==> design/flow/design.v <==
module ALU(Ain,Bin,ALUop,out,Z);
input [15:0] Ain, Bin;
input [1:0] ALUop;
output [15:0] out;
output Z;
assign out = (ALUop == 2'b00) ? (Ain + Bin) : (ALUop == 2'b01) ? (Ain - Bin) : (ALUop == 2'b10) ? (Ain & Bin) : (~Bin) ;
assign Z =  (out == 16'b0000000000000000) ?  1'b1 : 1'b0;
endmodule
module regfile(data_in,writenum,write,readnum,clk,data_out);
input [15:0] data_in;
input [2:0] writenum, readnum;
input write, clk;
output [15:0] data_out;
reg [15:0] R[7:0];  
reg [15:0] data_out;
always_ff @ (posedge clk)
begin 
if (write)  
    R[writenum] <= data_in;   
end  
assign data_out = R[readnum];  
endmodule
module shifter(in,shift,sout);
input [15:0] in;
input [1:0] shift;
output [15:0] sout;
reg [15:0] sout;
always_comb 
begin 
    if (shift == 2'b00)
        sout = in;
    else if (shift == 2'b01)
        sout = in << 1;
    else if (shift == 2'b10)
        sout = in >> 1;
    else if (shift == 2'b11)
    begin
      sout = in >> 1;
      sout[15] = in[15];
    end 
    else 
    sout = 16'bxxxxxxxxxxxxxxxx;
end 
endmodule
module datapath (clk, writenum, readnum, write, datapath_in, vsel, loada, loadb, loadc, shift, asel, bsel, ALUop, loads, Z_out, datapath_out);
input write, clk, loada, loadb, loadc, asel, bsel, loads, vsel;
input [1:0] ALUop, shift;
input [2:0] writenum, readnum;
input [15:0] datapath_in;
output Z_out;
output [15:0] datapath_out;
wire [15:0] data_in;
reg[15:0] aloaded, in;
wire [15:0] Bin, Ain;
reg Z_out;
reg [15:0] datapath_out;
wire [15:0] data_out, sout, out;
wire Z;
assign data_in = vsel ? datapath_in : datapath_out;  
regfile REGFILE(data_in, writenum, write, readnum, clk, data_out);  
always_ff @(posedge clk)  
begin
if (loada == 1) 
begin
 aloaded <= data_out ;
end
end 
always_ff @(posedge clk)  
begin
if (loadb == 1) 
begin
 in <= data_out ;
end
end 
shifter SHIFTER(in,shift,sout);
assign Bin = bsel ? ({11'b0, datapath_in[4:0]}) : sout ;  
assign Ain = asel ? (16'b0000000000000000) : aloaded ;
ALU alu(Ain,Bin,ALUop,out,Z);  
always_ff @(posedge clk)  
begin
if (loads == 1) 
begin
 Z_out <= Z ;
end
end 
always_ff @(posedge clk)  
begin
if (loadc == 1) 
begin
 datapath_out <= out ;
end
end 
endmodule 
==> design/flow/run.sh <==
#!/bin/bash
# the make line also repeats each setting of config.mk as NAME=value (left out here)
make -C /OpenROAD-flow-scripts/flow DESIGN_CONFIG=/design/flow/config.mk WORK_HOME=/design/flow/orfs CLKGATE_MAP_FILE= finish
==> design/flow/config.mk <==
export PLATFORM = sky130hd
export DESIGN_NAME = datapath
export DESIGN_NICKNAME = datapath
export VERILOG_FILES = /design/flow/design.v
export SDC_FILE = /design/flow/constraint.sdc
export NUM_CORES = 4
export LEC_CHECK = 0
export CAP_MARGIN = 35
export CORE_ASPECT_RATIO = 0.61
export CORE_MARGIN = 10
export CORE_UTILIZATION = 18
export CTS_CLUSTER_DIAMETER = 254
export GPL_ROUTABILITY_DRIVEN = 0
export MAX_ROUTING_LAYER = met5
export MIN_ROUTING_LAYER = met2
export PLACE_DENSITY_LB_ADDON = 0.22
export SETUP_SLACK_MARGIN = -0.35
export SLEW_MARGIN = 5
==> design/flow/constraint.sdc <==
create_clock -name core_clock -period 5.65 [get_ports {clk}]
set_input_delay 1.1300 -clock core_clock [delete_from_list [all_inputs] [get_ports {clk}]]
set_output_delay 1.1300 -clock core_clock [all_outputs]
set_load 0.01 [all_outputs]
==> results.txt, run 1 <==
status = failed layout checks
SO Viols = negative setup slack
CTS tree = yes
Synth top cells by count = edfxtp_1 (177), nor2_1 (50), mux2_2 (37)
CP Launch Type = input port
Final Instance Area = 11,710 sq um
Port Buf Inserts = 51
grt total ovfl = 0
DRT iter0 DRCs = 971
sequential power share = 45.5%
final period utilization = 102.3%
Arrival @ worst endpoint = 5.95 ns
Critical Path Fanout Max = 16
Sw Share = 28.50%
Syn-to-layout area delta = 27.44%
Synth Area per Inst = 13.84 sq um
dominant kind of combinational cell = multiplexers
vias in the first global route = 9,791
Pwr Total = 3.436 mW
R2R Path Start = in[0]
Min-Delay Endpoint = REGFILE.R[4][0]
Root Buffer = clkbuf_16
Final nets = 857
via count = 8,197
Clk. pwr = 1.19 mW
synthesized cell area = 9191 sq um
crit path max-delay cell type = o31ai_1
Core Rows = 64
Int Power = 2.456 mW
Synth top area share = 57.83%
Comb. pwr = 0.682 mW
Chip Area = 60,780 sq um
Pwr top = registers
Yosys top cell by instances = edfxtp_1
Cell area leaders = edfxtp_1 (58%), mux4_2 (8.6%), mux2_2 (4.5%)
Slew Limit Fails = 0
Detailed Route WL = 28,750 um
Seq/Total Area, Yosys = 57.83%
crit-path leading delay family = AND-OR/OR-AND gates
Dominant flop cell = edfxtp_1
clock share of power = 34.7%
Adder Share, Synth = 4.492%
largest net degree at the start of global routing = 33
#FFs+latches synth = 177
Yosys chip area = 9191 sq um
Initial Util = 18.28%
post-cts hold buffer count = 0
1st-pass router iterations = 7
Worst path depth = 19
Post-synth EDFFs = 177
H-tree Lvls = 4
# fillers = 5,297
Finish-stage setup viols = 2
Combinational Power Share = 19.9%
pwr dens = 293.3 nW/um^2
clk sinks = 177
flop2flop setup slack = 0.73 ns
Crit. End Element = flip-flop
Yosys Warn Count = 4
Clock Latency Late Sink = 0.43 ns
CP Class = input port to flip-flop
maximum clock rate = 0.1730 GHz
worst reg2reg endpoint = Z_out
worst path cell trace = clkdlybuf4s50_1 > buf_4 > mux2i_1 > o21ai_0 > mux2i_1 > buf_4 > inv_1 > ha_1 > nand2_1 > nor2_1 > a221oi_2 > o311a_1 > buf_4 > o31ai_1 > a221oi_1 > o221ai_1 > mux2_2 > o211ai_1 > nor4_2
DRC viols = 0
Vias/cell = 5.595
clock transition at the registers of the reported paths = 0.08 ns
core footprint = 50,290 sq um
Synthesized Nets = 730
WP data required = 5.82 ns
die width = 309.3 um
Post-synth ARST share = 0%
max_cap viols = 0
worst reg-to-reg path cell count = 15
peak supply drop = 208.6 uV
crit path capture = Z_out
Seq. pwr = 1.56 mW
antenna violations before repair = 0
post-synthesis instance total = 664
P_sw = 0.9792 mW
wire per inst = 19.63 um
final worst path period need = 5.781 ns
most used cell, CP = buf_4
hold path depth = 1
Hold Path Origin = datapath_out[0]
# Cells Yosys = 664
biggest area consumer among synthesized cells = edfxtp_1
Buf/Inv on CP = 5
Slowest Stage Delay on Critical Path = 0.64 ns
worst hold path type = flip-flop to flip-flop
MUX share of area = 15.34%
Slew HR = 47.17%
Distinct cells, synth = 68
post-route ant nets = 0
post-cts resize count = 0
crit path from = shift[0]
Setup Fix Bufs, Post-CTS = 0
Die Y = 196.5 um
XOR Share, Synth = 0.8576%
Hold Violations, Final = 0
area share of and/or/nand/nor cells after synthesis = 9.216%
Area after DPL = 11,080 sq um
CTS max path bufs = 2
tool warnings = 39
clock skew = 0.009718 ns
Compound Share, Synth = 9.570%
P_leak = 4.082 nW
slew at the pin with the worst max-slew slack = 0.7841 ns
DP Wirelength = 21,330 um
fin worst setup slack = -0.1311 ns
IO Count = 52
CTS Buf Count = 17
first-pass GRT wire length = 42,830 um
overall routing resource usage = 14.38%
[routing by layer]
layer | global-route usage (%) | up-vias | part of all wire (%)
li1 | - | 2826 | -
met1 | - | 2879 | 0
met2 | 12.56 | 2371 | 43
met3 | 25.68 | 109 | 54
met4 | 1.339 | 12 | 1.7
met5 | 6.090 | - | 1.4
[cell type report]
class / count / area, sq um / share of cell area (%)
antenna: 1 / 2.502 / 0.02136
timing repair buffer: 142 / 1225 / 10.46
sequential: 177 / 5315 / 45.38
tap: 660 / 825.8 / 7.050
clock buffer: 19 / 432.9 / 3.696
clock inverter: 13 / 148.9 / 1.271
inverter: 28 / 105.1 / 0.8972
multi-input combinational: 425 / 3659 / 31.23
[stage by stage]
step	cells	worst slack [ns]	utilization, %	hold slack [ns]	setup TNS (ns)
2_1_floorplan	664	0.3433	-	0.7058	0
3_3_place_gp	1429	-0.3141	22.00	0.7357	-0.5712
3_5_place_dp	1430	-0.4054	22.03	0.7409	-0.6880
4_1_cts	1462	0.03023	23.19	0.7571	0
5_1_grt	1464	-0.3279	23.29	0.7757	-0.7280
6_report	1465	-0.1311	23.29	0.7457	-0.2440
==> run 2: changes to the inputs <==
Settings changed: CAP_MARGIN 35 to 20, CORE_ASPECT_RATIO 0.61 to not set, CORE_MARGIN 10 to 2, CORE_UTILIZATION 18 to 70, CTS_CLUSTER_DIAMETER 254 to not set, CTS_CLUSTER_SIZE set to 15, GPL_ROUTABILITY_DRIVEN 0 to not set, MAX_ROUTING_LAYER met5 to not set, MIN_ROUTING_LAYER met2 to not set, PLACE_DENSITY_LB_ADDON 0.22 to not set, SETUP_SLACK_MARGIN -0.35 to -0.29, SLEW_MARGIN 5 to 20.
Clock period 5.65 ns to 5.0 ns, I/O delays scaled along.
==> run 2 against run 1 <==
  * Still fails the layout checks on negative setup slack
  * Global-route usage rose by 36 points
  * Flip-flop count did not move
  * Cell count fell by 31%
  * Worst hold slack improved by 0.048 ns
  * Critical path depth fell by 3
  * Worst setup slack got worse by 0.71 ns
  * Die area fell by 77%
  * Wire length rose by 27%
==> results.txt, run 2 <==
maximum clock rate = 0.1711 GHz
# fillers = 451 (was 5,297)
pwr dens = 355.4 nW/um^2 (was 293.3 nW/um^2)
Detailed Route WL = 36,400 um (was 28,750 um)
via count = 8,177 (was 8,197)
1st-pass router iterations = 19 (was 7)
Int Power = 2.784 mW (was 2.456 mW)
Yosys Warn Count = 4 (unchanged)
Crit. End Element = flip-flop (unchanged)
final period utilization = 116.9% (was 102.3%)
Worst path depth = 16 (was 19)
DRC viols = 0 (unchanged)
Clock Latency Late Sink = 0.45 ns (was 0.43 ns)
worst reg-to-reg path cell count = 13 (was 15)
Pwr Total = 4.057 mW (was 3.436 mW)
MUX share of area = 15.34% (unchanged)
Hold Violations, Final = 0 (unchanged)
fin worst setup slack = -0.8438 ns (was -0.1311 ns)
Slew HR = 27.35% (was 47.17%)
Comb. pwr = 0.930 mW (was 0.682 mW)
area share of and/or/nand/nor cells after synthesis = 9.216% (unchanged)
CP Class = input port to flip-flop (unchanged)
CTS Buf Count = 17 (unchanged)
Pwr top = registers (unchanged)
Die Y = 118.6 um (was 196.5 um)
crit path from = asel (was shift[0])
Initial Util = 72.25% (was 18.28%)
Critical Path Fanout Max = 13 (was 16)
Slowest Stage Delay on Critical Path = 0.56 ns (was 0.64 ns)
Compound Share, Synth = 9.570% (unchanged)
CTS tree = yes (unchanged)
area occupied by registers = 5315 sq um (unchanged)
crit-path leading delay family = simple AND/OR/NAND/NOR gates (was AND-OR/OR-AND gates)
wire per inst = 36.08 um (was 19.63 um)
antenna violations before repair = 3 (was 0)
slew at the pin with the worst max-slew slack = 1.086 ns (was 0.7841 ns)
Buf/Inv on CP = 4 (was 5)
dominant kind of combinational cell = multiplexers (unchanged)
Synth top cells by count = edfxtp_1 (177), nor2_1 (50), mux2_2 (37) (unchanged)
clock skew = 0.01458 ns (was 0.009718 ns)
clock transition at the registers of the reported paths = 0.08 ns (about the same)
core footprint = 12,720 sq um (was 50,290 sq um)
comb. cell area = 3756 sq um (was 3659 sq um)
Arrival @ worst endpoint = 6.13 ns (was 5.95 ns)
clk sinks = 177 (unchanged)
Yosys top cell by instances = edfxtp_1 (unchanged)
Synth Area per Inst = 13.84 sq um (unchanged)
P_leak = 4.265 nW (was 4.082 nW)
SO Viols = negative setup slack (unchanged)
max_cap viols = 0 (unchanged)
Synth top area share = 57.83% (unchanged)
worst reg2reg endpoint = Z_out (unchanged)
Clk. pwr = 1.34 mW (was 1.19 mW)
peak supply drop = 549.3 uV (was 208.6 uV)
tool warnings = 42 (was 39)
Final nets = 889 (was 857)
post-synthesis instance total = 664 (unchanged)
Finish-stage setup viols = 3 (was 2)
final worst path period need = 5.844 ns
Dominant flop cell = edfxtp_1 (unchanged)
Slew Limit Fails = 0 (unchanged)
WP data required = 5.28 ns (was 5.82 ns)
Port Buf Inserts = 51 (unchanged)
crit path capture = Z_out (unchanged)
Seq. pwr = 1.79 mW (was 1.56 mW)
worst hold path type = flip-flop to flip-flop (unchanged)
placed insts = 960 (was 1,430)
hold path depth = 1 (unchanged)
gp weighted congestion = 0.9527
Post-synth ARST share = 0% (unchanged)
IO Count = 52 (unchanged)
Chip Area = 14,060 sq um (was 60,780 sq um)
Seq/Total Area, Yosys = 57.83% (unchanged)
Yosys chip area = 9191 sq um (unchanged)
H-tree Lvls = 4 (unchanged)
overall routing resource usage = 50.71% (was 14.38%)
Vias/cell = 8.104 (was 5.595)
Combinational Power Share = 22.9% (was 19.9%)
DRT iter0 DRCs = 2,374 (was 971)
Syn-to-layout area delta = 24.22% (was 27.44%)
Cell area leaders = edfxtp_1 (58%), mux4_2 (8.6%), mux2_2 (4.5%) (unchanged)
post-route ant nets = 0 (unchanged)
Post-synth EDFFs = 177 (unchanged)
synthesized cell area = 9191 sq um (unchanged)
Non-Filler Instances = 1,009 (was 1,465)
largest net degree at the start of global routing = 39 (was 33)
first-pass GRT wire length = 50,890 um (was 42,830 um)
DP Wirelength = 17,910 um (was 21,330 um)
CP Launch Type = input port (unchanged)
Sw Share = 31.37% (was 28.50%)
dpl ws = -0.9699 ns (was -0.4054 ns)
crit path max-delay cell type = or4_4 (was o31ai_1)
flop2flop setup slack = -0.04 ns (was 0.73 ns)
grt total ovfl = 0 (unchanged)
Distinct cells, synth = 68 (unchanged)
fin util = 89.74% (was 23.29%)
#FFs+latches synth = 177 (unchanged)
Synthesized Nets = 730 (unchanged)
Adder Share, Synth = 4.492% (unchanged)
Root Buffer = clkbuf_16 (unchanged)
worst path cell trace = clkdlybuf4s50_1 > buf_4 > buf_4 > nor2b_1 > ha_1 > nor2b_2 > o211ai_1 > o22ai_2 > buf_4 > a41oi_1 > o22ai_1 > nor3_1 > or4_4 > or4_4 > or4_4 > nor4_4 (was clkdlybuf4s50_1 > buf_4 > mux2i_1 > o21ai_0 > mux2i_1 > buf_4 > inv_1 > ha_1 > nand2_1 > nor2_1 > a221oi_2 > o311a_1 > buf_4 > o31ai_1 > a221oi_1 > o221ai_1 > mux2_2 > o211ai_1 > nor4_2)
sequential power share = 44.0% (was 45.5%)
clock share of power = 33.1% (was 34.7%)
die width = 118.6 um (was 309.3 um)
R2R Path Start = aloaded[4] (was in[0])
Hold Path Origin = datapath_out[5] (was datapath_out[0])
CTS max path bufs = 2 (unchanged)
vias in the first global route = 7,898 (was 9,791)
P_sw = 1.273 mW (was 0.9792 mW)
# Cells Yosys = 664 (unchanged)
Core Rows = 41 (was 64)
biggest area consumer among synthesized cells = edfxtp_1 (unchanged)
Min-Delay Endpoint = REGFILE.R[0][5] (was REGFILE.R[4][0])
XOR Share, Synth = 0.8576% (unchanged)
status = failed layout checks (unchanged)
run 2: layout make-up:
type	count	area share [%]
Antenna cell	1	0.02192
Sequential cell	177	46.55
Clock buffer	17	3.726
Tap cell	172	1.885
Inverter	28	0.9205
Multi-Input combinational cell	425	32.90
Clock inverter	15	1.271
Timing Repair Buffer	174	12.72
run 2: per-layer routing:
layer / GRT usage [%] / wire length [um] / vias to the layer above
li1: - / - / 2917
met1: 61.49 / 10770 / 3724
met2: 73.78 / 15430 / 1116
met3: 19.98 / 6241 / 418
met4: 37.13 / 3953 / 2
met5: 0 / 11 / -
run 2: repair_timing:
| action | CTS | global route |
|---|---|---|
| hold buffers | 0 | 0 |
| pin swaps | 7 | 11 |
| setup endpoints to repair | 2 | 3 |
| buffers inserted | 10 | 6 |
| gates resized | 15 | 21 |
run 2: stage by stage:
| stage | setup TNS [ns] | hold WS [ns] | instance area (sq um) |
|---|---|---|---|
| 6_report | -1.064 | 0.7937 | 11420 |
| 5_1_grt | -1.062 | 0.7971 | 11410 |
| 4_1_cts | -0.3172 | 0.7281 | 11280 |
| 3_5_place_dp | -2.816 | 0.7171 | 10580 |
| 3_3_place_gp | -1.458 | 0.6847 | 10580 |
| 2_1_floorplan | -0.1767 | 0.7058 | 9191 |
==> run 3: changes to the inputs <==
Settings changed: CORE_UTILIZATION 70 to 72, CTS_CLUSTER_SIZE 15 to not set, PLACE_DENSITY set to 0.4, SETUP_SLACK_MARGIN -0.29 to not set.
Clock period 5.0 ns to 3.44 ns, I/O delays scaled along.
==> run 3 against run 2 <==
  * The run now fails in clock tree synthesis
  * Die area is 2.7% lower
  * Synthesized cell count did not move
  * Synthesized area stayed put
==> results.txt, run 3 <==
MUX share of area = 15.34% (unchanged)
status = did not finish (was failed layout checks)
area share of and/or/nand/nor cells after synthesis = 9.216% (unchanged)
Synth top cells by count = edfxtp_1 (177), nor2_1 (50), mux2_2 (37) (unchanged)
Tool Error = [ERROR DPL-0033] detailed placement checks failed during check placement.
die width = 117.0 um (was 118.6 um)
Core Rows = 41 (unchanged)
Die Y = 117.0 um (was 118.6 um)
# Cells Yosys = 664 (unchanged)
Cell area leaders = edfxtp_1 (58%), mux4_2 (8.6%), mux2_2 (4.5%) (unchanged)
XOR Share, Synth = 0.8576% (unchanged)
Port Buf Inserts = 51 (unchanged)
Synthesized Nets = 730 (unchanged)
Distinct cells, synth = 68 (unchanged)
DP Wirelength = 20,160 um (was 17,910 um)
IO Count = 52 (unchanged)
core footprint = 12,520 sq um (was 12,720 sq um)
Dominant flop cell = edfxtp_1 (unchanged)
Yosys chip area = 9191 sq um (unchanged)
biggest area consumer among synthesized cells = edfxtp_1 (unchanged)
Initial Util = 73.43% (was 72.25%)
dominant kind of combinational cell = multiplexers (unchanged)
Synth top area share = 57.83% (unchanged)
Synth Area per Inst = 13.84 sq um (unchanged)
Compound Share, Synth = 9.570% (unchanged)
Adder Share, Synth = 4.492% (unchanged)
Chip Area = 13,690 sq um (was 14,060 sq um)
Seq/Total Area, Yosys = 57.83% (unchanged)
Yosys top cell by instances = edfxtp_1 (unchanged)
dpl ws = -1.975 ns (was -0.9699 ns)
Post-synth EDFFs = 177 (unchanged)
gp weighted congestion = 0.9424 (was 0.9527)
synthesized cell area = 9191 sq um (unchanged)
Post-synth ARST share = 0% (unchanged)
post-synthesis instance total = 664 (unchanged)
Yosys Warn Count = 4 (unchanged)
#FFs+latches synth = 177 (unchanged)
failing step = clock tree synthesis
==> run 3: through the flow <==
step / cell area (sq um) / instances
2_1_floorplan: 9259 / 664
3_3_place_gp: 11090 / 1018
3_5_place_dp: 11090 / 1018
==> run 4: changes to the inputs <==
Settings changed: ABC_AREA set to 1, CORE_UTILIZATION 72 to 70, CTS_CLUSTER_SIZE set to 85, PLACE_DENSITY 0.4 to not set, PLACE_DENSITY_LB_ADDON set to 0.04, SETUP_SLACK_MARGIN set to 0.84.
Clock period 3.44 ns to 2.94 ns, I/O delays scaled along.
==> run 4 against run 3 <==
  * The run fails in global routing
  * Synthesized area is 1.9% higher
  * Synthesized cell count rose by 45%
  * Die area is 4.6% higher
==> results.txt, run 4 <==
XOR Share, Synth = 0.3742% (was 0.8576%)
H-tree Lvls = 4
Synthesized Nets = 1,032 (was 730)
Dominant flop cell = edfxtp_1 (unchanged)
CTS Buf Count = 17
biggest area consumer among synthesized cells = edfxtp_1 (unchanged)
Root Buffer = clkbuf_16
post-synthesis instance total = 966 (was 664)
Cell area leaders = edfxtp_1 (57%), nor2_1 (7.4%), nand2_1 (4.9%) (was edfxtp_1 (58%), mux4_2 (8.6%), mux2_2 (4.5%))
Yosys chip area = 9361 sq um (was 9191 sq um)
synthesized cell area = 9361 sq um (was 9191 sq um)
Port Buf Inserts = 51 (unchanged)
Die Y = 119.6 um (was 117.0 um)
Synth Area per Inst = 9.691 sq um (was 13.84 sq um)
Area after DPL = 11,060 sq um (was 11,090 sq um)
Chip Area = 14,310 sq um (was 13,690 sq um)
core footprint = 13,140 sq um (was 12,520 sq um)
Seq/Total Area, Yosys = 56.78% (was 57.83%)
Post-synth ARST share = 0% (unchanged)
gp weighted congestion = 1.074 (was 0.9424)
# Cells Yosys = 966 (was 664)
clk sinks = 177
Tool Error = [ERROR DPL-0038] Utilization greater than 100%, impossible to legalize (was [ERROR DPL-0033] detailed placement checks failed during check placement.)
Distinct cells, synth = 45 (was 68)
Post-synth EDFFs = 177 (unchanged)
placed insts = 1,302 (was 1,018)
status = did not finish (unchanged)
Core Rows = 42 (was 41)
area share of and/or/nand/nor cells after synthesis = 19.09% (was 9.216%)
Compound Share, Synth = 11.76% (was 9.570%)
#FFs+latches synth = 177 (unchanged)
MUX share of area = 1.925% (was 15.34%)
Initial Util = 71.26% (was 73.43%)
IO Count = 52 (unchanged)
Yosys top cell by instances = nor2_1 (was edfxtp_1)
Adder Share, Synth = 4.304% (was 4.492%)
failing step = global routing (was clock tree synthesis)
Yosys Warn Count = 4 (unchanged)
Synth top area share = 56.78% (was 57.83%)
Synth top cells by count = nor2_1 (184), edfxtp_1 (177), nand2_1 (123) (was edfxtp_1 (177), nor2_1 (50), mux2_2 (37))
CTS max path bufs = 2
dominant kind of combinational cell = simple AND/OR/NAND/NOR gates (was multiplexers)
die width = 119.6 um (was 117.0 um)
DP Wirelength = 20,020 um (was 20,160 um)
## run 4: what timing repair did
item | CTS
pin swaps | 65
buffers inserted | 24
setup endpoints to repair | 39
gates resized | 195
endpoints found under the hold margin | 0
cloned | 1
hold buffers | 0
## run 4: per-stage QoR
| stage | setup slack, ns | utilization, % | setup TNS [ns] |
|---|---|---|---|
| detailed placement | -0.9737 | 84.22 | -10.53 |
| global placement | -0.8567 | 84.22 | -8.073 |
| CTS | -0.03523 | 95.84 | -0.03523 |
| floorplan | 0.02840 | - | 0 |
==> run 5: changes to the inputs <==
Settings changed: ABC_AREA 1 to not set, CELL_PAD_IN_SITES_GLOBAL_PLACEMENT set to 2, CORE_ASPECT_RATIO set to 1.76, CORE_UTILIZATION 70 to 47, CTS_CLUSTER_SIZE 85 to 83, GPL_ROUTABILITY_DRIVEN set to 0, MAX_ROUTING_LAYER set to met4, PLACE_DENSITY set to 0.65, PLACE_DENSITY_LB_ADDON 0.04 to not set, SETUP_SLACK_MARGIN 0.84 to not set, SLEW_MARGIN 20 to 40, TNS_END_PERCENT set to 10.
Clock period 2.94 ns to 3.65 ns, I/O delays scaled along.
==> run 5 against run 4 <==
  * The layout now fails its checks (negative setup slack)
  * Die area rose by 45%
  * Synthesized cell count fell by 31%
  * Synthesized area fell by 1.8%
==> results.txt, run 5 <==
SO Viols = negative setup slack
wire per inst = 20.91 um
clock transition at the registers of the reported paths = 0.06 ns
biggest area consumer among synthesized cells = edfxtp_1 (unchanged)
Int Power = 4.100 mW
final worst path period need = 4.422 ns
R2R Path Start = in[0]
antenna violations before repair = 0
XOR Share, Synth = 0.8576% (was 0.3742%)
synthesized cell area = 9191 sq um (was 9361 sq um)
worst hold path type = flip-flop to flip-flop
tool warnings = 44
max_cap viols = 0
clk sinks = 177 (unchanged)
crit path from = shift[0]
worst reg-to-reg path cell count = 15
sequential power share = 44.6%
dominant kind of combinational cell = multiplexers (was simple AND/OR/NAND/NOR gates)
Pwr Total = 5.413 mW
Worst path depth = 16
Hold Path Origin = datapath_out[1]
die width = 109.4 um (was 119.6 um)
Pwr top = registers
Synthesized Nets = 730 (was 1,032)
Seq/Total Area, Yosys = 57.83% (was 56.78%)
CP Class = input port to flip-flop
H-tree Lvls = 4 (unchanged)
IO Count = 52 (unchanged)
P_sw = 1.313 mW
Synth top area share = 57.83% (was 56.78%)
Initial Util = 48.09% (was 71.26%)
maximum clock rate = 0.2261 GHz
Min-Delay Endpoint = REGFILE.R[7][1]
post-cts hold buffer count = 0 (unchanged)
P_leak = 4.570 nW
clock skew = 0.008224 ns
fin util = 63.12%
MUX share of area = 15.34% (was 1.925%)
Detailed Route WL = 23,630 um
peak supply drop = 449.2 uV
# Cells Yosys = 664 (was 966)
Yosys chip area = 9191 sq um (was 9361 sq um)
DP Wirelength = 17,700 um (was 20,020 um)
largest net degree at the start of global routing = 33
crit path capture = Z_out
slew at the pin with the worst max-slew slack = 0.7580 ns
Combinational Power Share = 21.3%
RSZ-0062 raised after global routing = yes
flop2flop setup slack = -0.69 ns
CP Launch Type = input port
Post-synth EDFFs = 177 (unchanged)
# fillers = 1,484
Buf/Inv on CP = 3
Final nets = 942
Slew HR = 49.31%
Post-synth ARST share = 0% (unchanged)
worst reg2reg endpoint = Z_out
Dominant flop cell = edfxtp_1 (unchanged)
post-route ant nets = 0
via count = 6,328
most used cell, CP = or4_1
Port Buf Inserts = 51 (unchanged)
Critical Path Fanout Max = 3
Compound Share, Synth = 9.570% (was 11.76%)
hold path depth = 1
Synth top cells by count = edfxtp_1 (177), nor2_1 (50), mux2_2 (37) (was nor2_1 (184), edfxtp_1 (177), nand2_1 (123))
Slew Limit Fails = 0
Vias/cell = 5.600
Root Buffer = clkbuf_16 (unchanged)
fin worst setup slack = -0.7719 ns
1st-pass router iterations = 4
Die Y = 189.5 um (was 119.6 um)
clock share of power = 34.1%
Yosys Warn Count = 4 (unchanged)
CTS tree = yes
CTS max path bufs = 2 (unchanged)
Hold Violations, Final = 0
Crit. End Element = flip-flop
Syn-to-layout area delta = 31.26%
CTS Buf Count = 17 (unchanged)
Core Rows = 67 (was 42)
grt total ovfl = 0
crit-path leading delay family = simple AND/OR/NAND/NOR gates
crit path max-delay cell type = or4_4
DRT iter0 DRCs = 357
Clk. pwr = 1.85 mW
Seq. pwr = 2.42 mW
first-pass GRT wire length = 36,780 um
core footprint = 19,110 sq um (was 13,140 sq um)
Synth Area per Inst = 13.84 sq um (was 9.691 sq um)
Adder Share, Synth = 4.492% (was 4.304%)
Cell area leaders = edfxtp_1 (58%), mux4_2 (8.6%), mux2_2 (4.5%) (was edfxtp_1 (57%), nor2_1 (7.4%), nand2_1 (4.9%))
Chip Area = 20,740 sq um (was 14,310 sq um)
overall routing resource usage = 24.96%
vias in the first global route = 6,737
worst path cell trace = buf_8 > or3b_4 > a2bb2oi_4 > ha_2 > inv_2 > fa_2 > a21o_1 > buf_6 > maj3_2 > o21ai_2 > xnor2_1 > o2111ai_1 > or4_4 > or4_1 > or4_1 > nor4_2
Slowest Stage Delay on Critical Path = 0.54 ns
status = failed layout checks (was did not finish)
Clock Latency Late Sink = 0.42 ns
Yosys top cell by instances = edfxtp_1 (was nor2_1)
pwr dens = 448.7 nW/um^2
DRC viols = 0
area share of and/or/nand/nor cells after synthesis = 9.216% (was 19.09%)
Arrival @ worst endpoint = 4.67 ns
Finish-stage setup viols = 5
post-synthesis instance total = 664 (was 966)
final period utilization = 121.1%
diode count = 0
#FFs+latches synth = 177 (unchanged)
Comb. pwr = 1.15 mW
Distinct cells, synth = 68 (was 45)
Sw Share = 24.25%
WP data required = 3.90 ns
==> run 5: per-layer routing <==
| layer | vias to the layer above | track usage, % | routed length [um] |
|---|---|---|---|
| met5 | - | - | 0 |
| met4 | 0 | 9.883 | 757 |
| met3 | 46 | 3.511 | 587 |
| met2 | 132 | 44.90 | 13350 |
| met1 | 3145 | 27.13 | 8932 |
| li1 | 3005 | - | - |
==> run 5: cell type report <==
cell class / count / area [sq um] / area share [%]
flip-flops and latches: 177 / 5315 / 44.06
multi-input cells: 425 / 3882 / 32.18
repair buffers: 227 / 1843 / 15.28
clock buffers: 18 / 429.2 / 3.557
well taps: 241 / 301.5 / 2.499
clock inverters: 14 / 187.7 / 1.556
inverters: 28 / 105.1 / 0.8712
==> run 5: repair_timing <==
| action | 4_1_cts | 5_1_grt |
|---|---|---|
| pin swaps | 22 | 14 |
| setup endpoints to repair | 13 | 8 |
| gates resized | 36 | 32 |
| setup buffers | 2 | 1 |
==> run 5: through the flow <==
stage | worst slack [ns] | hold slack [ns] | std cells | instance area [sq um] | TNS, ns
after floorplan | -1.148 | 0.7058 | 664 | 9216 | -1.718
after global placement | -1.735 | 0.6824 | 1095 | 11200 | -13.34
after detailed placement | -1.794 | 0.6984 | 1095 | 11200 | -13.79
after CTS | -1.133 | 0.7081 | 1129 | 11930 | -2.888
after global routing | -0.9448 | 0.7475 | 1130 | 12060 | -2.640
final | -0.7719 | 0.7070 | 1130 | 12060 | -1.394
==> run 6: changes to the inputs <==
Settings changed: ABC_AREA set to 0, CAP_MARGIN 20 to 30, CELL_PAD_IN_SITES_GLOBAL_PLACEMENT 2 to 1, CORE_ASPECT_RATIO 1.76 to 0.5, CORE_UTILIZATION 47 to 40, CTS_CLUSTER_DIAMETER set to 325, CTS_CLUSTER_SIZE 83 to 16, GPL_TIMING_DRIVEN set to 0, MIN_ROUTING_LAYER set to met1, PLACE_DENSITY 0.65 to not set, SLEW_MARGIN 40 to 20, TNS_END_PERCENT 10 to 5.
Clock period 3.65 ns to 4.35 ns, I/O delays scaled along.
==> run 6 against run 5 <==
  * The layout still fails its checks (negative setup slack)
  * Wire length down 2.0%
  * Cell count down 4.9%
  * Utilization down 14 points
  * Worst setup slack better by 0.21 ns
  * Synthesized area unchanged
  * Sequential power down 17%
  * Highest routed layer unchanged
==> results.txt, run 6 <==
Synth Area per Inst = 13.84 sq um (unchanged)
max_cap viols = 0 (unchanged)
Post-synth EDFFs = 177 (unchanged)
sequential power share = 47.4% (was 44.6%)
P_sw = 1.088 mW (was 1.313 mW)
grt met1 use = 30.58% (was 27.13%)
post-cts hold buffer count = 0 (unchanged)
crit path capture = Z_out (unchanged)
Slew Limit Fails = 0 (unchanged)
CTS Buf Count = 17 (unchanged)
Yosys top cell by instances = edfxtp_1 (unchanged)
CP Launch Type = input port (unchanged)
most used cell, CP = or4_4 (was or4_1)
worst reg2reg endpoint = Z_out (unchanged)
Crit. End Element = flip-flop (unchanged)
CTS tree = yes (unchanged)
#FFs+latches synth = 177 (unchanged)
vias in the first global route = 5,679 (was 6,737)
Distinct cells, synth = 68 (unchanged)
slew at the pin with the worst max-slew slack = 0.7888 ns (was 0.7580 ns)
Sw Share = 25.52% (was 24.25%)
crit path max-delay cell type = or4_4 (unchanged)
CP Class = input port to flip-flop (unchanged)
Slew HR = 47.25% (was 49.31%)
Synth top area share = 57.83% (unchanged)
Fin Setup TNS = -0.5583 ns (was -1.394 ns)
final worst path period need = 4.908 ns
pwr dens = 385.0 nW/um^2 (was 448.7 nW/um^2)
Combinational Power Share = 19.0% (was 21.3%)
WP data required = 4.60 ns (was 3.90 ns)
# Cells Yosys = 664 (unchanged)
Min-Delay Endpoint = REGFILE.R[1][12] (was REGFILE.R[7][1])
H-tree Lvls = 4 (unchanged)
Int Power = 3.174 mW (was 4.100 mW)
Post-synth ARST share = 0% (unchanged)
antenna violations before repair = 1 (was 0)
RSZ-0062 raised after global routing = yes (unchanged)
Die Y = 111.2 um (was 189.5 um)
first-pass GRT wire length = 34,850 um (was 36,780 um)
P_leak = 3.826 nW (was 4.570 nW)
R2R Path Start = in[0] (unchanged)
clock skew = 0.008909 ns (was 0.008224 ns)
fin worst setup slack = -0.5583 ns (was -0.7719 ns)
Adder Share, Synth = 4.492% (unchanged)
IO Count = 52 (unchanged)
Chip Area = 24,280 sq um (was 20,740 sq um)
crit path from = shift[0] (unchanged)
dominant kind of combinational cell = multiplexers (unchanged)
via count = 5,866 (was 6,328)
maximum clock rate = 0.2037 GHz
Yosys chip area = 9191 sq um (unchanged)
clk sinks = 177 (unchanged)
Hold Violations, Final = 0 (unchanged)
Synth top cells by count = edfxtp_1 (177), nor2_1 (50), mux2_2 (37) (unchanged)
Critical Path Fanout Max = 8 (was 3)
gr busiest metal = met1 (was met2)
post-route ant nets = 0 (unchanged)
final period utilization = 112.8% (was 121.1%)
Comb. pwr = 0.809 mW (was 1.15 mW)
Port Buf Inserts = 47 (was 51)
post-synthesis instance total = 664 (unchanged)
Buf/Inv on CP = 3 (unchanged)
Yosys Warn Count = 4 (unchanged)
Vias/cell = 5.457 (was 5.600)
Slowest Stage Delay on Critical Path = 0.44 ns (was 0.54 ns)
grt total ovfl = 0 (unchanged)
Hold Path Origin = datapath_out[12] (was datapath_out[1])
clock transition at the registers of the reported paths = 0.06 ns (about the same)
clock share of power = 33.6% (was 34.1%)
Core Rows = 39 (was 67)
Initial Util = 40.51% (was 48.09%)
Finish-stage setup viols = 1 (was 5)
Synthesized Nets = 730 (unchanged)
synthesized cell area = 9191 sq um (unchanged)
GRT met3 Usage = 3.237% (was 3.511%)
area share of and/or/nand/nor cells after synthesis = 9.216% (unchanged)
Arrival @ worst endpoint = 5.16 ns (was 4.67 ns)
core footprint = 22,690 sq um (was 19,110 sq um)
peak supply drop = 339.5 uV (was 449.2 uV)
grt met2 use = 28.69% (was 44.90%)
crit-path leading delay family = AND-OR/OR-AND gates (was simple AND/OR/NAND/NOR gates)
die width = 218.4 um (was 109.4 um)
overall routing resource usage = 20.24% (was 24.96%)
1st-pass router iterations = 5 (was 4)
Seq/Total Area, Yosys = 57.83% (unchanged)
DP Wirelength = 17,720 um (was 17,700 um)
largest net degree at the start of global routing = 17 (was 33)
fin util = 48.78% (was 63.12%)
Pwr top = registers (unchanged)
Detailed Route WL = 23,150 um (was 23,630 um)
MUX share of area = 15.34% (unchanged)
hold path depth = 1 (unchanged)
Clk. pwr = 1.43 mW (was 1.85 mW)
status = failed layout checks (unchanged)
SO Viols = negative setup slack (unchanged)
flop2flop setup slack = -0.31 ns (was -0.69 ns)
Worst path depth = 17 (was 16)
Dominant flop cell = edfxtp_1 (unchanged)
Cell area leaders = edfxtp_1 (58%), mux4_2 (8.6%), mux2_2 (4.5%) (unchanged)
worst path cell trace = buf_6 > or3b_4 > a2bb2oi_4 > ha_1 > inv_1 > fa_2 > a21o_1 > a311oi_2 > o22ai_2 > buf_4 > o41ai_4 > o31ai_4 > mux2_4 > a211o_4 > or4_4 > or4_4 > nor4_4 (was buf_8 > or3b_4 > a2bb2oi_4 > ha_2 > inv_2 > fa_2 > a21o_1 > buf_6 > maj3_2 > o21ai_2 > xnor2_1 > o2111ai_1 > or4_4 > or4_1 > or4_1 > nor4_2)
worst reg-to-reg path cell count = 16 (was 15)
Seq. pwr = 2.02 mW (was 2.42 mW)
XOR Share, Synth = 0.8576% (unchanged)
DRT iter0 DRCs = 335 (was 357)
tool warnings = 42 (was 44)
Clock Latency Late Sink = 0.43 ns (was 0.42 ns)
biggest area consumer among synthesized cells = edfxtp_1 (unchanged)
worst hold path type = flip-flop to flip-flop (unchanged)
wire per inst = 21.53 um (was 20.91 um)
DRC viols = 0 (unchanged)
CTS max path bufs = 2 (unchanged)
Compound Share, Synth = 9.570% (unchanged)
Root Buffer = clkbuf_16 (unchanged)
Final nets = 820 (was 942)
Syn-to-layout area delta = 20.43% (was 31.26%)
run 6: through the flow:
step / setup WS (ns) / hold slack (ns) / cell area [sq um] / power (mW) / std cells
2_1_floorplan: -0.5882 / 0.7058 / 9216 / 2.517 / 664
3_3_place_gp: -2.120 / 0.6842 / 10070 / 2.786 / 1018
3_5_place_dp: -2.127 / 0.7003 / 10220 / 2.797 / 1029
4_1_cts: -0.5865 / 0.7113 / 10950 / 4.263 / 1068
5_1_grt: -0.6938 / 0.7593 / 11070 / 4.442 / 1074
6_report: -0.5583 / 0.7051 / 11070 / 4.262 / 1075
run 6: per-layer routing:
layer  up-vias  routed length (um)
met1      2977               12080
met4         0                 195
met3        14                 787
li1       2776                   -
met5         -                   0
met2        99               10080
run 6: layout make-up:
cell class / instances / area [sq um]
Fill cell: 1990 / 11620
Sequential cell: 177 / 5315
Multi-Input combinational cell: 425 / 3846
Timing Repair Buffer: 72 / 705.7
Clock buffer: 21 / 440.4
Tap cell: 307 / 384.1
Buffer: 33 / 155.1
Clock inverter: 11 / 115.1
Inverter: 28 / 105.1
Antenna cell: 1 / 2.502
run 6: what timing repair did:
action | CTS | global route
buffers inserted | 8 | 4
pin swaps | 13 | 15
endpoints found under the setup margin | 11 | 4
cloned | 0 | 0
resized | 41 | 13
==> run 7: changes to the inputs <==
Settings changed: ABC_AREA 0 to 1, CELL_PAD_IN_SITES_DETAIL_PLACEMENT set to 1, CELL_PAD_IN_SITES_GLOBAL_PLACEMENT 1 to 0, CORE_ASPECT_RATIO 0.5 to 0.66, CORE_UTILIZATION 40 to 61, CTS_CLUSTER_DIAMETER 325 to not set, CTS_CLUSTER_SIZE 16 to not set, MIN_ROUTING_LAYER met1 to met2, PLACE_DENSITY_LB_ADDON set to 0.02, TNS_END_PERCENT 5 to not set.
Clock period 4.35 ns to 4.8 ns, I/O delays scaled along.
==> run 7 against run 6 <==
  * The flow now stops in global routing
  * Die area fell by 33%
  * Synthesized cell count increased by 45%
  * Synthesized area rose by 1.9%
==> results.txt, run 7 <==
status = did not finish (was failed layout checks)
failing step = global routing
Tool Error = [ERROR GRT-0116] Global routing finished with congestion. Check the congestion regions in the DRC Viewer.
Port Buf Inserts = 47 (unchanged)
#FFs+latches synth = 177 (unchanged)
clk sinks = 177 (unchanged)
CTS Buf Count = 17 (unchanged)
Chip Area = 16,370 sq um (was 24,280 sq um)
Initial Util = 62.98% (was 40.51%)
post-cts hold buffer count = 0 (unchanged)
Core Rows = 36 (was 39)
Synth Area per Inst = 9.691 sq um (was 13.84 sq um)
Root Buffer = clkbuf_16 (unchanged)
Post-synth EDFFs = 177 (unchanged)
synthesized cell area = 9361 sq um (was 9191 sq um)
post-synthesis instance total = 966 (was 664)
Compound Share, Synth = 11.76% (was 9.570%)
Die Y = 104.6 um (was 111.2 um)
IO Count = 52 (unchanged)
XOR Share, Synth = 0.3742% (was 0.8576%)
Yosys Warn Count = 4 (unchanged)
Dominant flop cell = edfxtp_1 (unchanged)
DP Wirelength = 24,950 um (was 17,720 um)
CTS max path bufs = 2 (unchanged)
Distinct cells, synth = 45 (was 68)
dpl ws = -0.1088 ns (was -2.127 ns)
Post-synth ARST share = 0% (unchanged)
# Cells Yosys = 966 (was 664)
Adder Share, Synth = 4.304% (was 4.492%)
dominant kind of combinational cell = simple AND/OR/NAND/NOR gates (was multiplexers)
Area after DPL = 10,130 sq um (was 10,220 sq um)
H-tree Lvls = 4 (unchanged)
biggest area consumer among synthesized cells = edfxtp_1 (unchanged)
placed insts = 1,207 (was 1,029)
Synth top cells by count = nor2_1 (184), edfxtp_1 (177), nand2_1 (123) (was edfxtp_1 (177), nor2_1 (50), mux2_2 (37))
Setup Fix Bufs, Post-CTS = 0 (was 8)
core footprint = 14,860 sq um (was 22,690 sq um)
MUX share of area = 1.925% (was 15.34%)
area share of and/or/nand/nor cells after synthesis = 19.09% (was 9.216%)
grt total ovfl = 155
Cell area leaders = edfxtp_1 (57%), nor2_1 (7.4%), nand2_1 (4.9%) (was edfxtp_1 (58%), mux4_2 (8.6%), mux2_2 (4.5%))
Synth top area share = 56.78% (was 57.83%)
Yosys chip area = 9361 sq um (was 9191 sq um)
post-cts resize count = 1 (was 41)
overall routing resource usage = 87.49%
Yosys top cell by instances = nor2_1 (was edfxtp_1)
Seq/Total Area, Yosys = 56.78% (was 57.83%)
die width = 156.5 um (was 218.4 um)
Synthesized Nets = 1,032 (was 730)
## run 7: metal layers
layer | GRT usage (%) | GRT overflow
met3 | 100.5 | 139
met1 | - | -
met4 | 62.39 | 7
met5 | - | -
met2 | 89.68 | 9
## run 7: per-stage QoR
stage | power (mW) | utilization, % | hold slack [ns]
floorplan | 2.278 | - | 0.6497
global placement | 2.498 | 67.74 | 0.6995
detailed placement | 2.576 | 68.18 | 0.7343
CTS | 4.141 | 72.27 | 0.7559
==> run 8: changes to the inputs <==
Settings changed: ABC_AREA 1 to not set, CAP_MARGIN 30 to 20, CELL_PAD_IN_SITES_DETAIL_PLACEMENT 1 to not set, CELL_PAD_IN_SITES_GLOBAL_PLACEMENT 0 to 2, CORE_ASPECT_RATIO 0.66 to not set, CORE_UTILIZATION 61 to 40, CTS_CLUSTER_DIAMETER set to 356, CTS_CLUSTER_SIZE set to 100, GPL_ROUTABILITY_DRIVEN 0 to not set, GPL_TIMING_DRIVEN 0 to not set, MAX_ROUTING_LAYER met4 to not set, MIN_ROUTING_LAYER met2 to not set, PLACE_DENSITY_LB_ADDON 0.02 to not set, SETUP_SLACK_MARGIN set to 0.04, TNS_END_PERCENT set to 5.
Clock period 4.8 ns to 5.5 ns, I/O delays scaled along.
==> run 8 against run 7 <==
  * The run now finishes clean
  * Synthesized area fell by 1.8%
  * Die area rose by 48%
  * Synthesized cell count fell by 31%
==> results.txt, run 8 <==
P_leak = 4.083 nW
Core Rows = 55 (was 36)
clock skew = 0.01244 ns
Finish-stage setup viols = 0
CP Class = input port to flip-flop
Dominant flop cell = edfxtp_1 (unchanged)
Post-synth EDFFs = 177 (unchanged)
CTS max path bufs = 2 (unchanged)
P_sw = 0.9243 mW
Comb. pwr = 0.659 mW
clock transition at the registers of the reported paths = 0.07 ns
Yosys top cell by instances = edfxtp_1 (was nor2_1)
crit path max-delay cell type = or4_4
maximum clock rate = 0.1905 GHz
Synthesized Nets = 730 (was 1,032)
Synth top cells by count = edfxtp_1 (177), nor2_1 (50), mux2_2 (37) (was nor2_1 (184), edfxtp_1 (177), nand2_1 (123))
crit-path leading delay family = simple AND/OR/NAND/NOR gates
Final nets = 855
Non-Filler Instances = 1,087
Arrival @ worst endpoint = 5.50 ns
R2R Path Start = in[0]
status = timing/DRC/antenna clean (was did not finish)
Post-synth ARST share = 0% (unchanged)
gp weighted congestion = 0.8377
final worst path period need = 5.249 ns
Seq. pwr = 1.60 mW
placed insts = 1,052 (was 1,207)
Chip Area = 24,210 sq um (was 16,370 sq um)
DRC viols = 0
Root Buffer = clkbuf_16 (unchanged)
Cell area leaders = edfxtp_1 (58%), mux4_2 (8.6%), mux2_2 (4.5%) (was edfxtp_1 (57%), nor2_1 (7.4%), nand2_1 (4.9%))
dpl ws = -0.3939 ns (was -0.1088 ns)
RSZ-0062 raised after global routing = no
Sw Share = 27.05%
Crit. End Element = flip-flop
IO Count = 52 (unchanged)
Yosys chip area = 9191 sq um (was 9361 sq um)
overall routing resource usage = 19.44%
worst hold path type = flip-flop to flip-flop
DRT iter0 DRCs = 267
XOR Share, Synth = 0.8576% (was 0.3742%)
vias in the first global route = 6,026
WP data required = 5.75 ns
largest net degree at the start of global routing = 38
CTS Buf Count = 17 (unchanged)
Synth Area per Inst = 13.84 sq um (was 9.691 sq um)
# Cells Yosys = 664 (was 966)
first-pass GRT wire length = 35,180 um
Slew Limit Fails = 0
H-tree Lvls = 4 (unchanged)
CTS tree = yes
clk sinks = 177 (unchanged)
Slew HR = 34.14%
Initial Util = 40.72% (was 62.98%)
worst path cell trace = clkdlybuf4s50_1 > or3b_4 > a2bb2oi_4 > ha_1 > inv_1 > fa_2 > a21o_1 > buf_4 > o211ai_1 > o22ai_2 > o41ai_4 > o31ai_2 > mux2_4 > a211o_1 > or4_4 > or4_4 > nor4_4
Hold Violations, Final = 0
max_cap viols = 0
Slowest Stage Delay on Critical Path = 0.54 ns
Distinct cells, synth = 68 (was 45)
die width = 155.6 um (was 156.5 um)
Pwr top = registers
Hold Path Origin = datapath_out[0]
Min-Delay Endpoint = REGFILE.R[4][0]
Int Power = 2.493 mW
clock share of power = 33.9%
Seq/Total Area, Yosys = 57.83% (was 56.78%)
area share of and/or/nand/nor cells after synthesis = 9.216% (was 19.09%)
minimum hold slack = 0.7106 ns
Clock Latency Late Sink = 0.42 ns
Worst path depth = 17
final period utilization = 95.44%
1st-pass router iterations = 4
synthesized cell area = 9191 sq um (was 9361 sq um)
most used cell, CP = or4_4
biggest area consumer among synthesized cells = edfxtp_1 (unchanged)
slew at the pin with the worst max-slew slack = 0.9849 ns
Vias/cell = 5.439
post-route ant nets = 0
crit path capture = Z_out
grt total ovfl = 0
worst reg-to-reg path cell count = 16
hold path depth = 1
Combinational Power Share = 19.3%
dominant kind of combinational cell = multiplexers (was simple AND/OR/NAND/NOR gates)
worst reg2reg endpoint = Z_out
Yosys Warn Count = 4 (unchanged)
post-synthesis instance total = 664 (was 966)
Compound Share, Synth = 9.570% (was 11.76%)
Syn-to-layout area delta = 22.38%
wire per inst = 20.73 um
Buf/Inv on CP = 3
diode count = 0
flop2flop setup slack = 1.03 ns
sequential power share = 46.8%
peak supply drop = 192.1 uV
Detailed Route WL = 22,530 um
tool warnings = 41
Port Buf Inserts = 51 (was 47)
Critical Path Fanout Max = 3
via count = 5,912
DP Wirelength = 17,120 um (was 24,950 um)
Die Y = 155.6 um (was 104.6 um)
#FFs+latches synth = 177 (unchanged)
crit path from = shift[0]
pwr dens = 303.8 nW/um^2
fin worst setup slack = 0.2508 ns
MUX share of area = 15.34% (was 1.925%)
CP Launch Type = input port
Clk. pwr = 1.16 mW
Adder Share, Synth = 4.492% (was 4.304%)
core footprint = 22,570 sq um (was 14,860 sq um)
post-cts hold buffer count = 0 (unchanged)
antenna violations before repair = 0
Synth top area share = 57.83% (was 56.78%)
-- run 8: cell type report --
class / instances / area, sq um
fillers: 1991 / 11320
flip-flops and latches: 177 / 5315
multi-input cells: 425 / 3695
repair buffers: 140 / 1186
clock buffers: 17 / 425.4
well taps: 285 / 356.6
clock inverters: 15 / 165.2
inverters: 28 / 105.1
-- run 8: layer usage --
layer | track usage [%] | up-vias | share of wire, %
li1 | - | 2840 | -
met1 | 26.13 | 2971 | 46
met2 | 33.50 | 76 | 51
met3 | 2.222 | 25 | 1.8
met4 | 5.636 | 0 | 1.7
met5 | 0 | - | 0
-- run 8: through the flow --
step | cell area, sq um | utilization [%] | setup TNS, ns | power [mW]
2_1_floorplan | 9191 | - | 0 | 1.987
3_3_place_gp | 10570 | 46.81 | -0.3368 | 2.271
3_5_place_dp | 10570 | 46.82 | -0.3939 | 2.276
4_1_cts | 11210 | 49.67 | 0 | 3.443
5_1_grt | 11250 | 49.83 | 0 | 3.566
6_report | 11250 | 49.83 | 0 | 3.417
-- run 8: timing repair --
item                       4_1_cts  5_1_grt
gates resized                    7        6
buffers inserted                 1        2
setup endpoints to repair        1        1
pin swaps                        6        7
==> run 9: changes to the inputs <==
Settings changed: CELL_PAD_IN_SITES_GLOBAL_PLACEMENT 2 to not set, CTS_CLUSTER_DIAMETER 356 to not set, CTS_CLUSTER_SIZE 100 to not set, SETUP_SLACK_MARGIN 0.04 to not set, TNS_END_PERCENT 5 to not set.
Clock period 5.5 ns to 4.12 ns, I/O delays scaled along.
==> run 9 against run 8 <==
  * Combinational power grew 56%
  * Cell count grew 6.6%
  * Total power grew 35%
  * Sequential share of layout area shrank 2.8 points
  * Largest cell class unchanged
  * Wire length grew 2.4%
  * Clock power grew 24%
  * Via count grew 6.7%
  * Clock-buffer cell count is the same
  * First-iteration DRC count grew 51%
  * Flip-flop count is the same
  * Largest power group unchanged
  * Now fails the layout checks on negative setup slack
==> results.txt, run 9 <==
die width = 155.6 um (unchanged)
Syn-to-layout area delta = 30.08% (was 22.38%)
Int Power = 3.397 mW (was 2.493 mW)
Chip Area = 24,210 sq um (unchanged)
DP Wirelength = 16,610 um (was 17,120 um)
DRC viols = 0 (unchanged)
worst reg-to-reg path cell count = 16 (unchanged)
final period utilization = 111.0% (was 95.44%)
Worst path depth = 17 (unchanged)
crit path from = shift[0] (unchanged)
Yosys top cell by instances = edfxtp_1 (unchanged)
Clk. pwr = 1.44 mW (was 1.16 mW)
Die Y = 155.6 um (unchanged)
P_leak = 4.443 nW (was 4.083 nW)
sequential power share = 46.5% (was 46.8%)
grt total ovfl = 0 (unchanged)
H-tree Lvls = 4 (unchanged)
vias in the first global route = 6,463 (was 6,026)
Port Buf Inserts = 51 (unchanged)
Seq/Total Area, Yosys = 57.83% (unchanged)
P_sw = 1.206 mW (was 0.9243 mW)
overall routing resource usage = 19.58% (was 19.44%)
Cell area leaders = edfxtp_1 (58%), mux4_2 (8.6%), mux2_2 (4.5%) (unchanged)
Slew HR = 32.30% (was 34.14%)
Synth top cells by count = edfxtp_1 (177), nor2_1 (50), mux2_2 (37) (unchanged)
SO Viols = negative setup slack
R2R Path Start = in[0] (unchanged)
Comb. pwr = 1.03 mW (was 0.659 mW)
synthesized cell area = 9191 sq um (unchanged)
wire per inst = 19.91 um (was 20.73 um)
clock skew = 0.01137 ns (was 0.01244 ns)
pwr dens = 385.0 nW/um^2 (was 303.8 nW/um^2)
Root Buffer = clkbuf_16 (unchanged)
#FFs+latches synth = 177 (unchanged)
max_cap viols = 0 (unchanged)
Detailed Route WL = 23,070 um (was 22,530 um)
Distinct cells, synth = 68 (unchanged)
Synthesized Nets = 730 (unchanged)
area share of and/or/nand/nor cells after synthesis = 9.216% (unchanged)
fin worst setup slack = -0.4546 ns (was 0.2508 ns)
post-synthesis instance total = 664 (unchanged)
largest net degree at the start of global routing = 33 (was 38)
Clock Latency Late Sink = 0.42 ns (about the same)
slew at the pin with the worst max-slew slack = 1.012 ns (was 0.9849 ns)
maximum clock rate = 0.2186 GHz
post-cts hold buffer count = 0 (unchanged)
worst hold path type = flip-flop to flip-flop (unchanged)
MUX share of area = 15.34% (unchanged)
Finish-stage setup viols = 1 (was 0)
Seq. pwr = 2.14 mW (was 1.60 mW)
CTS Buf Count = 17 (unchanged)
Area after DPL = 11,070 sq um (was 10,570 sq um)
Synth Area per Inst = 13.84 sq um (unchanged)
dominant kind of combinational cell = multiplexers (unchanged)
Combinational Power Share = 22.3% (was 19.3%)
Yosys chip area = 9191 sq um (unchanged)
clock share of power = 31.2% (was 33.9%)
Slowest Stage Delay on Critical Path = 0.54 ns (about the same)
Initial Util = 40.72% (unchanged)
Yosys Warn Count = 4 (unchanged)
Final nets = 927 (was 855)
Pwr top = registers (unchanged)
Post-synth EDFFs = 177 (unchanged)
Post-synth ARST share = 0% (unchanged)
diode count = 0 (unchanged)
Adder Share, Synth = 4.492% (unchanged)
Sw Share = 26.21% (was 27.05%)
Synth top area share = 57.83% (unchanged)
DRT iter0 DRCs = 404 (was 267)
clk sinks = 177 (unchanged)
status = failed layout checks (was timing/DRC/antenna clean)
Core Rows = 55 (unchanged)
IO Count = 52 (unchanged)
# Cells Yosys = 664 (unchanged)
fin util = 52.97% (was 49.83%)
CP Launch Type = input port (unchanged)
tool warnings = 42 (was 41)
antenna violations before repair = 0 (unchanged)
Buf/Inv on CP = 4 (was 3)
CP Class = input port to flip-flop (unchanged)
XOR Share, Synth = 0.8576% (unchanged)
first-pass GRT wire length = 36,060 um (was 35,180 um)
final worst path period need = 4.575 ns
WP data required = 4.38 ns (was 5.75 ns)
core footprint = 22,570 sq um (unchanged)
crit path max-delay cell type = or4_4 (unchanged)
post-route ant nets = 0 (unchanged)
crit-path leading delay family = simple AND/OR/NAND/NOR gates (unchanged)
hold path depth = 1 (unchanged)
worst path cell trace = buf_6 > or3b_4 > a2bb2oi_4 > ha_2 > inv_2 > fa_2 > a21o_1 > buf_4 > buf_6 > maj3_2 > o21ai_2 > xnor2_2 > o2111ai_2 > or4_4 > or4_4 > or4_4 > nor4_4 (was clkdlybuf4s50_1 > or3b_4 > a2bb2oi_4 > ha_1 > inv_1 > fa_2 > a21o_1 > buf_4 > o211ai_1 > o22ai_2 > o41ai_4 > o31ai_2 > mux2_4 > a211o_1 > or4_4 > or4_4 > nor4_4)
peak supply drop = 261.7 uV (was 192.1 uV)
Dominant flop cell = edfxtp_1 (unchanged)
crit path capture = Z_out (unchanged)
biggest area consumer among synthesized cells = edfxtp_1 (unchanged)
Arrival @ worst endpoint = 4.83 ns (was 5.50 ns)
1st-pass router iterations = 5 (was 4)
flop2flop setup slack = -0.28 ns (was 1.03 ns)
RSZ-0062 raised after global routing = yes (was no)
CTS max path bufs = 2 (unchanged)
Slew Limit Fails = 0 (unchanged)
CTS tree = yes (unchanged)
gp weighted congestion = 0.8621 (was 0.8377)
Min-Delay Endpoint = REGFILE.R[6][0] (was REGFILE.R[4][0])
minimum hold slack = 0.7201 ns (was 0.7106 ns)
Vias/cell = 5.442 (was 5.439)
Compound Share, Synth = 9.570% (unchanged)
worst reg2reg endpoint = Z_out (unchanged)
Critical Path Fanout Max = 3 (unchanged)
clock transition at the registers of the reported paths = 0.07 ns (about the same)
Crit. End Element = flip-flop (unchanged)
Final Instance Area = 11,960 sq um (was 11,250 sq um)
most used cell, CP = or4_4 (unchanged)
Hold Path Origin = datapath_out[0] (unchanged)
Hold Violations, Final = 0 (unchanged)
via count = 6,307 (was 5,912)
## run 9: timing repair
item,4_1_cts,5_1_grt
pin swaps,22,29
gates cloned,0,0
setup buffers,6,8
setup endpoints to repair,7,4
gates resized,38,28
## run 9: per-layer routing
metal | global-route usage (%) | part of all wire (%) | vias to the layer above
met1 | 26.11 | 44 | 3138
met4 | 6.903 | 2.1 | 0
met2 | 33.38 | 50 | 148
li1 | - | - | 2983
met3 | 2.278 | 3.5 | 38
met5 | 0 | 0 | -
## run 9: cell type report
cell class | instances | area (sq um)
Multi-Input combinational cell | 425 | 3880
Clock inverter | 15 | 108.9
Sequential cell | 177 | 5315
Timing Repair Buffer | 212 | 1765
Tap cell | 285 | 356.6
Clock buffer | 17 | 425.4
Inverter | 28 | 105.1
Fill cell | 1884 | 10620
## run 9: stage by stage
stage | power, mW | cells | setup WS (ns) | TNS (ns)
floorplan | 2.657 | 664 | -0.7722 | -0.7722
global route | 4.807 | 1159 | -0.5838 | -0.6518
detailed placement | 3.112 | 1113 | -1.336 | -6.890
CTS | 4.590 | 1151 | -0.7554 | -0.7554
finish | 4.603 | 1159 | -0.4546 | -0.4546
global placement | 3.095 | 1113 | -1.289 | -6.168
==> run 10: changes to the inputs <==
Settings changed: ABC_AREA set to 1, CELL_PAD_IN_SITES_GLOBAL_PLACEMENT set to 2, CORE_ASPECT_RATIO set to 1.9, CORE_MARGIN 2 to 10, CORE_UTILIZATION 40 to 43, CTS_CLUSTER_DIAMETER set to 356, CTS_CLUSTER_SIZE set to 98, MIN_ROUTING_LAYER set to met2, PLACE_DENSITY set to 0.38, SETUP_SLACK_MARGIN set to -0.25, TNS_END_PERCENT set to 5.
Clock period 4.12 ns to 5.5 ns, I/O delays scaled along.
==> run 10 against run 9 <==
  * The run now finishes clean
  * Cell count grew 12%
  * Register-to-register slack gained 2.2 ns
  * First-iteration DRC count grew to 5.8 times the previous value
  * Sequential power shrank 25%
  * Sequential share of layout area grew 5.0 points
  * Critical endpoint unchanged
  * Largest cell class unchanged
  * Die area grew 17%
  * Global-route usage grew 11 points
  * Critical path depth grew 5
==> results.txt, run 10 <==
crit path capture = Z_out (unchanged)
flop2flop setup slack = 1.95 ns (was -0.28 ns)
clock share of power = 34.5% (was 31.2%)
1st-pass router iterations = 9 (was 5)
Synth Area per Inst = 9.691 sq um (was 13.84 sq um)
antenna violations before repair = 0 (unchanged)
Port Buf Inserts = 51 (unchanged)
CP Class = input port to flip-flop (unchanged)
Area after DPL = 10,160 sq um (was 11,070 sq um)
Seq/Total Area, Yosys = 56.78% (was 57.83%)
DP Wirelength = 21,100 um (was 16,610 um)
Adder Share, Synth = 4.304% (was 4.492%)
Int Power = 2.470 mW (was 3.397 mW)
Root Buffer = clkbuf_16 (unchanged)
Slew HR = 34.50% (was 32.30%)
Slowest Stage Delay on Critical Path = 0.61 ns (was 0.54 ns)
synthesized cell area = 9361 sq um (was 9191 sq um)
gp weighted congestion = 1.035 (was 0.8621)
Slew Limit Fails = 0 (unchanged)
die width = 127.0 um (was 155.6 um)
Fin Setup TNS = 0 ns (was -0.4546 ns)
clk sinks = 177 (unchanged)
CTS max path bufs = 2 (unchanged)
Buf/Inv on CP = 3 (was 4)
crit-path leading delay family = simple AND/OR/NAND/NOR gates (unchanged)
final worst path period need = 4.989 ns
peak supply drop = 307.1 uV (was 261.7 uV)
Clock Latency Late Sink = 0.43 ns (was 0.42 ns)
status = timing/DRC/antenna clean (was failed layout checks)
crit path max-delay cell type = clkdlybuf4s50_1 (was or4_4)
slew at the pin with the worst max-slew slack = 0.9765 ns (was 1.012 ns)
Cell area leaders = edfxtp_1 (57%), nor2_1 (7.4%), nand2_1 (4.9%) (was edfxtp_1 (58%), mux4_2 (8.6%), mux2_2 (4.5%))
Comb. pwr = 0.616 mW (was 1.03 mW)
Post-synth EDFFs = 177 (unchanged)
Syn-to-layout area delta = 14.74% (was 30.08%)
clock skew = 0.005998 ns (was 0.01137 ns)
post-cts hold buffer count = 0 (unchanged)
Synth top area share = 56.78% (was 57.83%)
RSZ-0062 raised after global routing = no (was yes)
pwr dens = 314.9 nW/um^2 (was 385.0 nW/um^2)
grt met2 use = 41.96% (was 33.38%)
Pwr top = registers (unchanged)
largest net degree at the start of global routing = 65 (was 33)
via count = 9,913 (was 6,307)
Synthesized Nets = 1,032 (was 730)
Die Y = 223.4 um (was 155.6 um)
Final Instance Area = 10,740 sq um (was 11,960 sq um)
placed insts = 1,262 (was 1,113)
tool warnings = 41 (was 42)
post-cts resize count = 0 (was 38)
Arrival @ worst endpoint = 5.29 ns (was 4.83 ns)
first-pass GRT wire length = 43,780 um (was 36,060 um)
most used cell, CP = nand2_1 (was or4_4)
MUX share of area = 1.925% (was 15.34%)
H-tree Lvls = 4 (unchanged)
CP Launch Type = input port (unchanged)
wire per inst = 22.46 um (was 19.91 um)
Synth top cells by count = nor2_1 (184), edfxtp_1 (177), nand2_1 (123) (was edfxtp_1 (177), nor2_1 (50), mux2_2 (37))
core footprint = 21,480 sq um (was 22,570 sq um)
overall routing resource usage = 30.70% (was 19.58%)
worst hold path type = flip-flop to flip-flop (unchanged)
dominant kind of combinational cell = simple AND/OR/NAND/NOR gates (was multiplexers)
Finish-stage setup viols = 0 (was 1)
Yosys chip area = 9361 sq um (was 9191 sq um)
Dominant flop cell = edfxtp_1 (unchanged)
Non-Filler Instances = 1,297 (was 1,159)
Combinational Power Share = 18.2% (was 22.3%)
Setup Fix Bufs, Post-CTS = 0 (was 6)
Chip Area = 28,380 sq um (was 24,210 sq um)
Seq. pwr = 1.60 mW (was 2.14 mW)
WP data required = 5.80 ns (was 4.38 ns)
# Cells Yosys = 966 (was 664)
Min-Delay Endpoint = REGFILE.R[4][0] (was REGFILE.R[6][0])
biggest area consumer among synthesized cells = edfxtp_1 (unchanged)
vias in the first global route = 10,400 (was 6,463)
hold path depth = 1 (unchanged)
Clk. pwr = 1.17 mW (was 1.44 mW)
Final nets = 1,081 (was 927)
Initial Util = 43.58% (was 40.72%)
IO Count = 52 (unchanged)
P_leak = 4.162 nW (was 4.443 nW)
final period utilization = 90.70% (was 111.0%)
Critical Path Fanout Max = 10 (was 3)
clock transition at the registers of the reported paths = 0.06 ns (was 0.07 ns)
DRC viols = 0 (unchanged)
DRT iter0 DRCs = 2,329 (was 404)
grt met1 use = 0% (was 26.11%)
P_sw = 0.9127 mW (was 1.206 mW)
fin util = 50.01% (was 52.97%)
Hold Path Origin = datapath_out[0] (unchanged)
post-route ant nets = 0 (unchanged)
crit path from = shift[0] (unchanged)
Crit. End Element = flip-flop (unchanged)
CTS Buf Count = 17 (unchanged)
grt total ovfl = 0 (unchanged)
post-synthesis instance total = 966 (was 664)
#FFs+latches synth = 177 (unchanged)
worst path cell trace = clkdlybuf4s50_1 > nor2_4 > clkinv_1 > o221ai_1 > nand2_1 > ha_1 > nand2_1 > inv_1 > nand4_1 > nand2_1 > nand2_1 > nand3_1 > nand3_2 > nor2_1 > nand2_1 > nor2_1 > nand2_1 > nor2_1 > nand3_1 > nor2_1 > nand2_1 > nor2_2 (was buf_6 > or3b_4 > a2bb2oi_4 > ha_2 > inv_2 > fa_2 > a21o_1 > buf_4 > buf_6 > maj3_2 > o21ai_2 > xnor2_2 > o2111ai_2 > or4_4 > or4_4 > or4_4 > nor4_4)
Sw Share = 26.98% (was 26.21%)
max_cap viols = 0 (unchanged)
area share of and/or/nand/nor cells after synthesis = 19.09% (was 9.216%)
Vias/cell = 7.643 (was 5.442)
GRT met3 Usage = 33.48% (was 2.278%)
minimum hold slack = 0.7170 ns (was 0.7201 ns)
Yosys Warn Count = 4 (unchanged)
Core Rows = 74 (was 55)
Compound Share, Synth = 11.76% (was 9.570%)
Hold Violations, Final = 0 (unchanged)
CTS tree = yes (unchanged)
worst reg-to-reg path cell count = 19 (was 16)
Yosys top cell by instances = nor2_1 (was edfxtp_1)
Distinct cells, synth = 45 (was 68)
gr busiest metal = met2 (unchanged)
XOR Share, Synth = 0.3742% (was 0.8576%)
Post-synth ARST share = 0% (unchanged)
maximum clock rate = 0.2005 GHz
worst reg2reg endpoint = Z_out (unchanged)
R2R Path Start = in[1] (was in[0])
Detailed Route WL = 29,130 um (was 23,070 um)
Worst path depth = 22 (was 17)
sequential power share = 47.3% (was 46.5%)
run 10: cell type report:
type	instances	area, sq um
well taps	266	332.8
clock buffers	18	429.2
repair buffers	71	650.6
inverters	94	352.8
multi-input cells	654	3506
fillers	2005	10740
flip-flops and latches	177	5315
clock inverters	13	145.1
diodes	4	10.01
run 10: layer usage:
| metal | up-vias | share of wire [%] |
|---|---|---|
| met2 | 2673 | 57 |
| li1 | 3439 | - |
| met5 | - | 0.42 |
| met3 | 354 | 33 |
| met4 | 4 | 10 |
| met1 | 3443 | 0 |
run 10: stage by stage:
step / setup slack (ns) / power (mW)
4_1_cts: 0.8237 / 3.382
3_3_place_gp: 0.3698 / 2.215
3_5_place_dp: 0.3873 / 2.221
2_1_floorplan: 1.858 / 1.988
5_1_grt: 0.1491 / 3.534
6_report: 0.5113 / 3.382
Power and IR drop assume default switching activity.
